==> inputs of 09-16 <==
// badicecream
module badicecream(input         Clk,                 
                             Reset,               
                             frame_clk,           
                input [10:0]   DrawX, DrawY ,    
				input [15:0]   keycode,				  
               	output logic is_BI	,			 
				output logic [10:0] BI_X, BI_Y,
				input logic up_wall, down_wall , left_wall, right_wall,
				output logic [10:0] BI_X_Pos, BI_Y_Pos,
				output logic [5:0] BI_BlkX_Pos, BI_BlkY_Pos
              );
	enum logic[2:0] { 
					 right=3'b000, 
					 left=3'b001,
					 up=3'b010,
					 down=3'b011,
					 Halted=3'b100} Dir, Dir_in, Dir_delayed, Dir_delayed_in;
    parameter [10:0] BI_X_Corner = 11'd64;   
    parameter [10:0] BI_Y_Corner = 11'd95;   
    parameter [5:0] BI_Blk_X_Corner = 6'd1;   
    parameter [5:0] BI_Blk_Y_Corner = 6'd1;   
    parameter [10:0] BI_X_Step = 10'd1;       
    parameter [10:0] BI_Y_Step = 10'd1;       
    parameter  BI_sizeX = 6'd32;         
	parameter  BI_sizeY = 6'd48;
	logic [5:0] frame_counter, per_frame_counter;   
	logic [5:0] frame_counter_in, per_frame_counter_in;
	logic [5:0] pace_counter, pace_counter_in;
  ...
clock: 12.4 ns
lec_check: 0
cap_margin: 20
cell_pad_in_sites_global_placement: 1
core_aspect_ratio: 0.53
core_margin: 2
core_utilization: 38
cts_cluster_diameter: 396
cts_cluster_size: 90
gpl_routability_driven: 1
gpl_timing_driven: 1
hold_slack_margin: 0.28
max_routing_layer: met4
place_density: 0.85
slew_margin: 35
tns_end_percent: 35
run.sh (not shown) runs the stock make flow with config.mk's settings and CLKGATE_MAP_FILE=.
==> 11-18: changes against 09-16 <==
Settings changed: CELL_PAD_IN_SITES_GLOBAL_PLACEMENT 1 to not set, CORE_ASPECT_RATIO 0.53 to not set, CORE_UTILIZATION 38 to 70, CTS_CLUSTER_DIAMETER 396 to not set, CTS_CLUSTER_SIZE 90 to 41, GPL_ROUTABILITY_DRIVEN 1 to not set, GPL_TIMING_DRIVEN 1 to not set, HOLD_SLACK_MARGIN 0.28 to not set, MAX_ROUTING_LAYER met4 to not set, PLACE_DENSITY 0.85 to 0.67, SETUP_SLACK_MARGIN set to -0.49, SLEW_MARGIN 35 to 20, TNS_END_PERCENT 35 to not set.
==> flow/constraint.sdc (replaced) <==
create_clock -name core_clock -period 7.16 [get_ports {Clk}]
set_input_delay 1.4320 -clock core_clock [delete_from_list [all_inputs] [get_ports {Clk}]]
set_output_delay 1.4320 -clock core_clock [all_outputs]
set_load 0.01 [all_outputs]
==> 10-12: changes against 09-16 <==
Settings changed: ABC_AREA set to 1, CELL_PAD_IN_SITES_GLOBAL_PLACEMENT 1 to not set, CORE_ASPECT_RATIO 0.53 to not set, CORE_UTILIZATION 38 to 40, CTS_CLUSTER_DIAMETER 396 to not set, CTS_CLUSTER_SIZE 90 to not set, GPL_ROUTABILITY_DRIVEN 1 to 0, GPL_TIMING_DRIVEN 1 to not set, HOLD_SLACK_MARGIN 0.28 to not set, MAX_ROUTING_LAYER met4 to not set, PLACE_DENSITY 0.85 to not set, SETUP_SLACK_MARGIN set to 0.2, SLEW_MARGIN 35 to 30, TNS_END_PERCENT 35 to not set.
==> flow/constraint.sdc (replaced) <==
create_clock -name core_clock -period 8.0 [get_ports {Clk}]
set_input_delay 1.6000 -clock core_clock [delete_from_list [all_inputs] [get_ports {Clk}]]
set_output_delay 1.6000 -clock core_clock [all_outputs]
set_load 0.01 [all_outputs]
==> 07-04: changes against 09-16 <==
Settings changed: CELL_PAD_IN_SITES_GLOBAL_PLACEMENT 1 to not set, CORE_ASPECT_RATIO 0.53 to not set, CORE_UTILIZATION 38 to 64, CTS_CLUSTER_DIAMETER 396 to not set, CTS_CLUSTER_SIZE 90 to not set, GPL_ROUTABILITY_DRIVEN 1 to not set, GPL_TIMING_DRIVEN 1 to not set, HOLD_SLACK_MARGIN 0.28 to not set, MAX_ROUTING_LAYER met4 to not set, PLACE_DENSITY 0.85 to not set, SETUP_SLACK_MARGIN set to -0.49, SLEW_MARGIN 35 to 20, TNS_END_PERCENT 35 to not set.
==> flow/constraint.sdc (replaced) <==
create_clock -name core_clock -period 7.16 [get_ports {Clk}]
set_input_delay 1.4320 -clock core_clock [delete_from_list [all_inputs] [get_ports {Clk}]]
set_output_delay 1.4320 -clock core_clock [all_outputs]
set_load 0.01 [all_outputs]
==> results <==
metric                                                                            10-12                     11-18                    09-16                 07-04
Number of standard cells in the final layout excluding fillers                     1270                         -                     1045                  1013
CP Launch Point                                                                DrawY[0]                         -                 DrawY[0]              DrawY[8]
Signal buf overhead                                                               14.0%                         -                    13.7%                 18.6%
Result of the run                                               complete, no violations    stopped before the end  complete, no violations       failed layout checks
Last stage reached                                                                    -  global routing (5_1_grt)                        -                     -
Reasons for failing layout checks                                                     -                         -                        -  negative setup slack
Switching Fraction                                                                29.3%                         -                    28.0%                 33.6%
Main power group                                                      the clock network                         -        the clock network      sequential cells
Clock Power Share                                                                 39.0%                         -                    43.1%                 32.7%
Post-synthesis adder-cell area fraction                                           18.4%                     19.6%                    19.6%                 19.6%
WL met1                                                                         7760 µm                         -                  8230 µm               6620 µm
Area Overhead vs Synth                                                            25.8%                         -                    26.0%                 33.7%
Highest fanout seen on the critical path                                             19                         -                       12                     6
Drt total wl                                                                   15900 µm                         -                 14300 µm              17900 µm
Critical path buffers and inverters                                                   7                         -                        4                     5

* * *

==> inputs of job 825 <==
==> flow/design.v <==
module badicecream(input         Clk,                 
                             Reset,               
                             frame_clk,           
                input [10:0]   DrawX, DrawY ,    
				input [15:0]   keycode,				  
               	output logic is_BI	,			 
				output logic [10:0] BI_X, BI_Y,
				input logic up_wall, down_wall , left_wall, right_wall,
				output logic [10:0] BI_X_Pos, BI_Y_Pos,
				output logic [5:0] BI_BlkX_Pos, BI_BlkY_Pos
              );
	enum logic[2:0] { 
					 right=3'b000, 
					 left=3'b001,
					 up=3'b010,
					 down=3'b011,
					 Halted=3'b100} Dir, Dir_in, Dir_delayed, Dir_delayed_in;
    parameter [10:0] BI_X_Corner = 11'd64;   
    parameter [10:0] BI_Y_Corner = 11'd95;   
    parameter [5:0] BI_Blk_X_Corner = 6'd1;   
    parameter [5:0] BI_Blk_Y_Corner = 6'd1;   
    parameter [10:0] BI_X_Step = 10'd1;       
    parameter [10:0] BI_Y_Step = 10'd1;       
    parameter  BI_sizeX = 6'd32;         
	parameter  BI_sizeY = 6'd48;
	logic [5:0] frame_counter, per_frame_counter;   
	logic [5:0] frame_counter_in, per_frame_counter_in;
	logic [5:0] pace_counter, pace_counter_in;
    logic [10:0] BI_X_Motion, BI_Y_Motion;
    logic [10:0] BI_X_Pos_in, BI_X_Motion_in, BI_Y_Pos_in, BI_Y_Motion_in;
	logic [5:0] BI_BlkX_Pos_in, BI_BlkY_Pos_in;
	logic [2:0] health;
	assign health = 3'd1;    
    logic frame_clk_delayed, frame_clk_rising_edge;
   always_ff @ (posedge Clk) 
	begin
        frame_clk_delayed <= frame_clk;
        frame_clk_rising_edge <= (frame_clk == 1'b1) && (frame_clk_delayed == 1'b0);
		if (Reset)
		begin
			frame_counter <= 6'b0;
			per_frame_counter <= 6'b0;
		end
		else
		begin
			frame_counter <= frame_counter_in;
			per_frame_counter <=  per_frame_counter_in;
		end
    end
	always_comb
	begin
		frame_counter_in = frame_counter;
		per_frame_counter_in = per_frame_counter;
		if (frame_clk_rising_edge)    
		begin
		per_frame_counter_in = per_frame_counter+6'b1;
		if((per_frame_counter) == 6'b000111)  
			begin
				per_frame_counter_in=6'b0;
				frame_counter_in = frame_counter+6'b1;
				if((frame_counter ) == 6'b100)  
				begin
					frame_counter_in=6'b0;
				end
			end
		end
	end
    always_ff @ (posedge Clk)
    begin
        if (Reset)
        begin
            BI_X_Pos <= BI_X_Corner;
            BI_Y_Pos <= BI_Y_Corner;
			BI_BlkX_Pos <= BI_Blk_X_Corner;
			BI_BlkY_Pos <= BI_Blk_Y_Corner;
            BI_X_Motion <= 10'd0;
            BI_Y_Motion <= 10'd0;
			pace_counter <= 6'd0;
				Dir <= Halted;
				Dir_delayed <= down;
        end
        else
        begin
			pace_counter <= pace_counter_in;
            BI_X_Pos <= BI_X_Pos_in;
            BI_Y_Pos <= BI_Y_Pos_in;
            BI_X_Motion <= BI_X_Motion_in;
            BI_Y_Motion <= BI_Y_Motion_in;
			BI_BlkX_Pos <= BI_BlkX_Pos_in;
			BI_BlkY_Pos <= BI_BlkY_Pos_in;
			Dir <= Dir_in;
			Dir_delayed <= Dir_delayed_in;
        end
    end
    always_comb
    begin
		pace_counter_in = pace_counter;
        BI_X_Pos_in = BI_X_Pos;
        BI_Y_Pos_in = BI_Y_Pos;
		BI_X_Motion_in = BI_X_Motion;
		BI_Y_Motion_in = BI_Y_Motion;
        BI_BlkX_Pos_in = BI_BlkX_Pos;    
        BI_BlkY_Pos_in = BI_BlkY_Pos;
		Dir_in = Dir;
		Dir_delayed_in = Dir_delayed;
		if(health != 0)
		begin
			if (frame_clk_rising_edge)
			begin
            	BI_X_Pos_in = BI_X_Pos + BI_X_Motion_in;
            	BI_Y_Pos_in = BI_Y_Pos + BI_Y_Motion_in;
				if (Dir == Halted)  
				begin
					if ((keycode[7:0] == 8'd26) || ((keycode[15:8] == 8'd26 )))  
					begin
						Dir_delayed_in = up;
						if(up_wall)
						begin
							BI_Y_Motion_in = 0;
							BI_X_Motion_in = 0;
							Dir_in = Halted;
						end
						else
						begin
							BI_Y_Motion_in = -BI_Y_Step;
							BI_X_Motion_in = 0;
							Dir_in = up;	
						end
					end
					else if (((keycode[7:0] == 8'd4) || keycode[15:8] == 8'd4 ))  
						begin
							Dir_delayed_in = left;
							if (left_wall)			
							begin
								BI_X_Motion_in = 0;
								BI_Y_Motion_in = 0;
								Dir_in = Halted;
							end
							else
							begin
								BI_Y_Motion_in = 0;
								BI_X_Motion_in = -BI_X_Step;
								Dir_in = left;
							end
						end
					else if((keycode[7:0] == 8'd22) || ((keycode[15:8] == 8'd22 )))  
						begin
							Dir_delayed_in = down;
							if (down_wall) 
							begin
								BI_Y_Motion_in = 0;
								BI_X_Motion_in = 0;
							Dir_in = Halted;
							end
							else
							begin
								BI_Y_Motion_in = BI_Y_Step;
								BI_X_Motion_in = 0;
								Dir_in = down;
							end
						end
					else if (((keycode[7:0]) == 8'd7) || ((keycode[15:8]) == 8'd7))  
						begin
							Dir_delayed_in = right;
							if(right_wall) 
							begin
								BI_X_Motion_in = 0;
								BI_Y_Motion_in = 0;
								Dir_in = Halted;
							end
							else
							begin
								BI_Y_Motion_in = 0;
								BI_X_Motion_in = BI_X_Step;
								Dir_in = right;	
							end
						end
					else
						begin              
						end
				end
				else  
				begin
					pace_counter_in = pace_counter + 6'd1;
					if(pace_counter == 6'd31)
					begin
						pace_counter_in = 6'd0;
						case(Dir)
							left:
							begin
								BI_BlkX_Pos_in = BI_BlkX_Pos -1;
							end
							right:
							begin
								BI_BlkX_Pos_in = BI_BlkX_Pos +1;
							end
							up:
							begin
								BI_BlkY_Pos_in = BI_BlkY_Pos -1;
							end
							down:
							begin
								BI_BlkY_Pos_in = BI_BlkY_Pos +1;
							end
							default:
							begin
								BI_BlkY_Pos_in = 0;  
							end
						endcase
						Dir_in = Halted;
						BI_Y_Motion_in = 0;
						BI_X_Motion_in = 0;						
					end
				end
			end
        end
    end
    int DistX, DistY, Size;
    assign DistX = DrawX - BI_X_Pos;
    assign DistY = DrawY - BI_Y_Pos;
    always_comb begin
		   if (DistX < BI_sizeX && DistX >= 0 && DistY<=0 && -DistY < BI_sizeY)
		  begin
        is_BI = 1'b1;
				BI_X = DrawX - BI_X_Pos+({5'b0, frame_counter}*32);
				BI_Y = DrawY - BI_Y_Pos+BI_sizeY-1+ Dir_delayed_in*48;
		  end
        else
		  begin
        is_BI = 1'b0;
				BI_X = 0;
				BI_Y = 0;
        end
    end
endmodule
==> flow/run.sh <==
#!/bin/bash
# the make line also repeats each setting of config.mk as NAME=value (left out here)
make -C /OpenROAD-flow-scripts/flow DESIGN_CONFIG=/design/flow/config.mk WORK_HOME=/design/flow/orfs CLKGATE_MAP_FILE= finish
==> flow/config.mk <==
export PLATFORM = sky130hd
export DESIGN_NAME = badicecream
export DESIGN_NICKNAME = badicecream
export VERILOG_FILES = /design/flow/design.v
export SDC_FILE = /design/flow/constraint.sdc
export NUM_CORES = 4
export LEC_CHECK = 0
export CAP_MARGIN = 20
export CORE_MARGIN = 2
export CORE_UTILIZATION = 66
export CTS_CLUSTER_DIAMETER = 360
export CTS_CLUSTER_SIZE = 32
export SETUP_SLACK_MARGIN = -0.49
export SLEW_MARGIN = 20
==> flow/constraint.sdc <==
create_clock -name core_clock -period 7.16 [get_ports {Clk}]
set_input_delay 1.4320 -clock core_clock [delete_from_list [all_inputs] [get_ports {Clk}]]
set_output_delay 1.4320 -clock core_clock [all_outputs]
set_load 0.01 [all_outputs]
==> job 2429: changes against job 825 <==
CORE_UTILIZATION = 28   (was 66)
CTS_CLUSTER_DIAMETER = unset   (was 360)
CTS_CLUSTER_SIZE = unset   (was 32)
SETUP_SLACK_MARGIN = 0.2   (was -0.49)
==> flow/constraint.sdc (replaced) <==
create_clock -name core_clock -period 8.15 [get_ports {Clk}]
set_input_delay 1.6300 -clock core_clock [delete_from_list [all_inputs] [get_ports {Clk}]]
set_output_delay 1.6300 -clock core_clock [all_outputs]
set_load 0.01 [all_outputs]
==> job 7583: changes against job 825 <==
CORE_UTILIZATION = 68   (was 66)
CTS_CLUSTER_DIAMETER = unset   (was 360)
CTS_CLUSTER_SIZE = 31   (was 32)
HOLD_SLACK_MARGIN = -0.1   (was unset)
==> flow/constraint.sdc (replaced) <==
create_clock -name core_clock -period 6.6 [get_ports {Clk}]
set_input_delay 1.3200 -clock core_clock [delete_from_list [all_inputs] [get_ports {Clk}]]
set_output_delay 1.3200 -clock core_clock [all_outputs]
set_load 0.01 [all_outputs]
==> job 8819: changes against job 825 <==
ABC_AREA = 1   (was unset)
CORE_UTILIZATION = 62   (was 66)
CTS_CLUSTER_DIAMETER = unset   (was 360)
CTS_CLUSTER_SIZE = unset   (was 32)
SETUP_SLACK_MARGIN = 0.2   (was -0.49)
==> flow/constraint.sdc (replaced) <==
create_clock -name core_clock -period 4.29 [get_ports {Clk}]
set_input_delay 0.8580 -clock core_clock [delete_from_list [all_inputs] [get_ports {Clk}]]
set_output_delay 0.8580 -clock core_clock [all_outputs]
set_load 0.01 [all_outputs]
==> results <==
metric                                                                      job 2429                  job 7583                   job 825                          job 8819
Cell with the biggest individual delay on the critical path   sky130_fd_sc_hd__or4_4    sky130_fd_sc_hd__or4_4    sky130_fd_sc_hd__or4_4  sky130_fd_sc_hd__clkdlybuf4s50_1
Synth Area in Simple Gates                                                    22.79%                    22.79%                    22.79%                            29.48%
Xor/xnor share                                                                9.758%                    9.758%                    9.758%                            4.113%
Cell internal pwr                                                          0.7262 mW                 0.7915 mW                 0.7119 mW                          1.247 mW
Post-Syn Instances                                                               730                       730                       730                               940
Power per cell area                                                    123.3 nW/um^2             149.2 nW/um^2             134.5 nW/um^2                     206.3 nW/um^2
Mean cell area of the mapped netlist                                     8.220 sq um               8.220 sq um               8.220 sq um                       6.796 sq um
Post-detailed-route wirelength per cell                                     12.94 um                  24.72 um                  19.88 um                          24.97 um
Fraction of the cycle the final worst path needs                              95.00%                    112.3%                    106.3%                            138.5%
Utilization after layout                                                      38.61%                    94.05%                    90.79%                            95.72%
Adder and majority gate portion of the synthesized area                       19.56%                    19.56%                    19.56%                            18.37%
Detailed placement HPWL                                                     11.61 mm                  13.43 mm                  12.73 mm                          13.81 mm
Status                                              no timing/DRC/antenna violations  finished with violations  finished with violations          finished with violations
Reasons for failing layout checks                                                  -              setup timing              setup timing                      setup timing
Inverters                                                                         61                        61                        61                               168
Met2 capacity usage during global routing                                     22.45%                    84.46%                    66.06%                            70.05%
Met2 layer wire length in the routed design                                 7.000 mm                  11.82 mm                  10.01 mm                          14.02 mm
Final Worst Setup Slack                                                     407.8 ps                 -813.9 ps                 -453.8 ps                          -1650 ps
Number of unique standard cell types used by synthesis                            64                        64                        64                                53
Count of tool warnings                                                            31                        34                        33                                37
Switching pwr                                                              0.2742 mW                 0.4203 mW                 0.3579 mW                         0.7641 mW
Vias per cell                                                                  4.710                     7.127                     6.435                             7.074
Most frequent cell after synthesis                           sky130_fd_sc_hd__nor2_1   sky130_fd_sc_hd__nor2_1   sky130_fd_sc_hd__nor2_1          sky130_fd_sc_hd__nand2_1
Total Power                                                                 1.000 mW                  1.212 mW                  1.070 mW                          2.011 mW
Power figures rest on the tool's default switching activity, not on a simulated workload.
